## build 63
## convolution_stage2
module convolution_stage2 (
          in1,
          in2,
          in3,
          in4,
          in5,
          in6,
          in7,
          in8,
          clk,
          rst,
          start,
          conv_out
  );
make LEC_CHECK=0 ABC_AREA=0 CAP_MARGIN=20 CORE_ASPECT_RATIO=0.71 CORE_MARGIN=2 CORE_UTILIZATION=58 GPL_ROUTABILITY_DRIVEN=1 GPL_TIMING_DRIVEN=1 MAX_ROUTING_LAYER=met5 PLACE_DENSITY=0.49 SETUP_SLACK_MARGIN=2.15 SLEW_MARGIN=25 TNS_END_PERCENT=95 finish   # period 7.48 ns
run.sh (not shown) runs the stock make flow with config.mk's settings and CLKGATE_MAP_FILE=.
Although it ran to completion, build 63 produced a layout that fails the final checks because of setup timing.
## Diff of input files: build 7 against build 63
Settings: changing CORE_UTILIZATION from 58 to 71; setting CTS_CLUSTER_SIZE to 37 for the first time; removing PLACE_DENSITY (formerly 0.49); changing CORE_ASPECT_RATIO from 0.71 to 0.94; changing SETUP_SLACK_MARGIN from 2.15 to 0.21; changing the clock period (ns, I/O delays scaled along) from 7.48 to 11.7.
As far as total cell area reported by yosys after synthesis goes, build 7 and build 63 are indistinguishable; the numbers are identical. As for a clean layout from build 7 and build 63, there is none. [build 63] flow finished | final checks: failed | reasons: setup timing. As the logs show, build 7 stopped at global routing (5_1_grt) after a tool error, so it never reached the end of the flow. | proportion of register bits with asynchronous set or reset after synthesis | build 63 vs build 7 | ≈ equal |. Summary of build 7 over build 63: number of gates resized after CTS shows an increase of 88%; standard cell core area shows a reduction of 18%. Detailed-placement wirelength estimate delta (build 7 − build 63): unfavourable. Comparing pre-placement core utilization for build 7 and build 63, the smaller number came from build 63.
Changes in build 5 relative to build 7:
Settings: CORE_UTILIZATION now 70, was 71; SETUP_SLACK_MARGIN now 2.15, was 0.21; MAX_ROUTING_LAYER now met4, was met5; CORE_ASPECT_RATIO now 0.71, was 0.94; the clock period (ns, I/O delays scaled along) now 12.3, was 11.7.
Notes after the runs:
Of build 7 and build 5, only build 7 never reached the final stage.
The flow completed for build 5, but it is not clean: the layout still shows setup timing.
[compare] base=build 7 new=build 5: total placed cells including tap cells moved down, floorplan core area +1.6%.
Diff build 7 and build 5: placement-stage cell area lower in build 5
Diff build 7..build 5 | number of clock buffers inserted by TritonCTS | unchanged
Going from build 7 to build 5, final weighted congestion in routability-driven placement increased 3.2%; xor/xnor cell area share of the yosys netlist essentially unchanged.
Area after synthesis essentially unchanged between build 5 and build 7.
On die size, build 5 does worse than build 7.
Input changes introduced in build 41 (baseline for comparison: build 5):
Settings: clearing TNS_END_PERCENT, which used to be 95; clearing MAX_ROUTING_LAYER, which used to be met4; swapping 25 for 20 in SLEW_MARGIN; clearing GPL_ROUTABILITY_DRIVEN, which used to be 1; clearing CORE_ASPECT_RATIO, which used to be 0.71; clearing GPL_TIMING_DRIVEN, which used to be 1; clearing CTS_CLUSTER_SIZE, which used to be 37; clearing ABC_AREA, which used to be 0; swapping 70 for 24 in CORE_UTILIZATION; clearing SETUP_SLACK_MARGIN, which used to be 2.15; swapping 12.3 for 13.5 in the clock period (ns, I/O delays scaled along).
==> results <==
Although build 5 finished all stages, its layout failed final checks on setup timing. Build 41 was carried through to the last stage, and its layout satisfied the timing, DRC and antenna checks. The lower headroom to the max-slew limit came out of build 5. Lower area of the die among build 41 and build 5: build 5. Build 41 ended with less post-route core utilization than build 5. Row final critical-path setup slack: build 41 higher / build 5 lower. Build 41: core footprint higher than build 5.

* * *

## run 1
Starting RTL as in the previous note.
clock: 7.61 ns
lec_check: 0
abc_area: 0
cap_margin: 20
core_aspect_ratio: 0.71
core_margin: 2
core_utilization: 70
gpl_routability_driven: 0
gpl_timing_driven: 1
max_routing_layer: met5
place_density: 0.67
setup_slack_margin: -0.47
slew_margin: 25
tns_end_percent: 95
Run 1 never completed, since it errored out during global routing.
> inputs changed (run 1 -> run 2)
Settings: MAX_ROUTING_LAYER: met5 -> unset; ABC_AREA: 0 -> unset; SLEW_MARGIN: 25 -> 20; CORE_ASPECT_RATIO: 0.71 -> unset; CORE_UTILIZATION: 70 -> 40; SETUP_SLACK_MARGIN: -0.47 -> unset; TNS_END_PERCENT: 95 -> unset; GPL_ROUTABILITY_DRIVEN: 0 -> unset; GPL_TIMING_DRIVEN: 1 -> unset; PLACE_DENSITY: 0.67 -> unset; the clock period (ns, I/O delays scaled along): 7.61 -> 13.5.
Diff run 1 -> run 2: synthesized cell count stayed essentially flat; cell count in the Yosys report stayed essentially flat; area of the core rose by 76%; die area rose by 74%; pre-CTS worst setup slack rose by 4.46 ns. [run 2] number of rows in the core area rose 58% relative to run 1. Taking run 1 over run 2, the post-placement cell area ratio works out to 1.10. Area of the synthesized netlist per yosys stat came out exactly the same in run 1 and run 2. Run 2 ended with every stage complete and zero timing, DRC or antenna violations.

* * *

## job 8936
convolution_stage2 again, from the RTL that the note above started with.
clock: 7.48 ns
lec_check: 0
abc_area: 0
cap_margin: 20
core_aspect_ratio: 0.94
core_margin: 2
core_utilization: 65
gpl_routability_driven: 1
gpl_timing_driven: 1
max_routing_layer: met5
setup_slack_margin: 0.21
slew_margin: 25
tns_end_percent: 95
Every stage of job 8936 finished as expected; the final checks, on the other hand, flagged setup timing, which means the layout fails.
--- input diff job 8936..job 7467 ---
==> flow/config.mk <==
export PLATFORM = sky130hd
export DESIGN_NAME = convolution_stage2
export DESIGN_NICKNAME = convolution_stage2
export VERILOG_FILES = /design/flow/design.v
export SDC_FILE = /design/flow/constraint.sdc
export NUM_CORES = 4
export LEC_CHECK = 0
export CAP_MARGIN = 20
export CORE_MARGIN = 2
export CORE_UTILIZATION = 40
export SLEW_MARGIN = 20
==> flow/constraint.sdc <==
create_clock -name core_clock -period 14.0 [get_ports {clk}]
set_input_delay 2.8000 -clock core_clock [delete_from_list [all_inputs] [get_ports {clk}]]
set_output_delay 2.8000 -clock core_clock [all_outputs]
set_load 0.01 [all_outputs]
## What came out
Lower final routed wirelength across all metal layers goes to job 7467 over job 8936.
[job 7467] normalized max-slew margin rose 10 points relative to job 8936
Global-route wire length before repair is higher on job 8936
Compared job 7467 against job 8936; share of the final layout cell area in sequential cells within noise.
Count of vias placed by the detailed router, job 7467 and job 8936, lower one = job 7467.
Job 7467: done, clean on timing, DRC and antenna
Taking job 8936 as the reference, in job 7467 area added between synthesis and finish went down 16 points; number of detailed-routing iterations run before antenna repair now sits lower; maximum root-to-sink buffer count has remained practically unchanged; number of tap cells added at floorplan has increased.
Job 7467 falls short of job 8936 in area of the die.
Setup changes, job 7467 to job 5313
--- a/flow/config.mk
+++ b/flow/config.mk
@@ -8 +8,3 @@
-export CAP_MARGIN = 20
+export ABC_AREA = 1
+export CAP_MARGIN = 35
+export CORE_ASPECT_RATIO = 1.96
@@ -10,2 +12,5 @@
-export CORE_UTILIZATION = 40
-export SLEW_MARGIN = 20
+export CORE_UTILIZATION = 48
+export GPL_TIMING_DRIVEN = 0
+export MAX_ROUTING_LAYER = met5
+export SETUP_SLACK_MARGIN = -1.28
+export SLEW_MARGIN = 25
## What came out
Completing all stages was not enough for job 5313: its layout failed the final checks because of setup timing.
Diff job 7467..job 5313 | sequential share of layout area | negligible
The total inserted antenna cells in job 5313 sits 11 above the value recorded for job 7467.
Length of routed wiring on met1 up 3.4% in job 5313 wrt job 7467
Max final area across job 7467 and job 5313: job 5313
Across both runs, wire length of the first global-routing pass was higher for job 5313 than for job 7467.
Total number of nets in the final design, job 7467 and job 5313: larger value in job 5313
Compared with job 7467, job 5313 instantiates a larger number of standard cells.
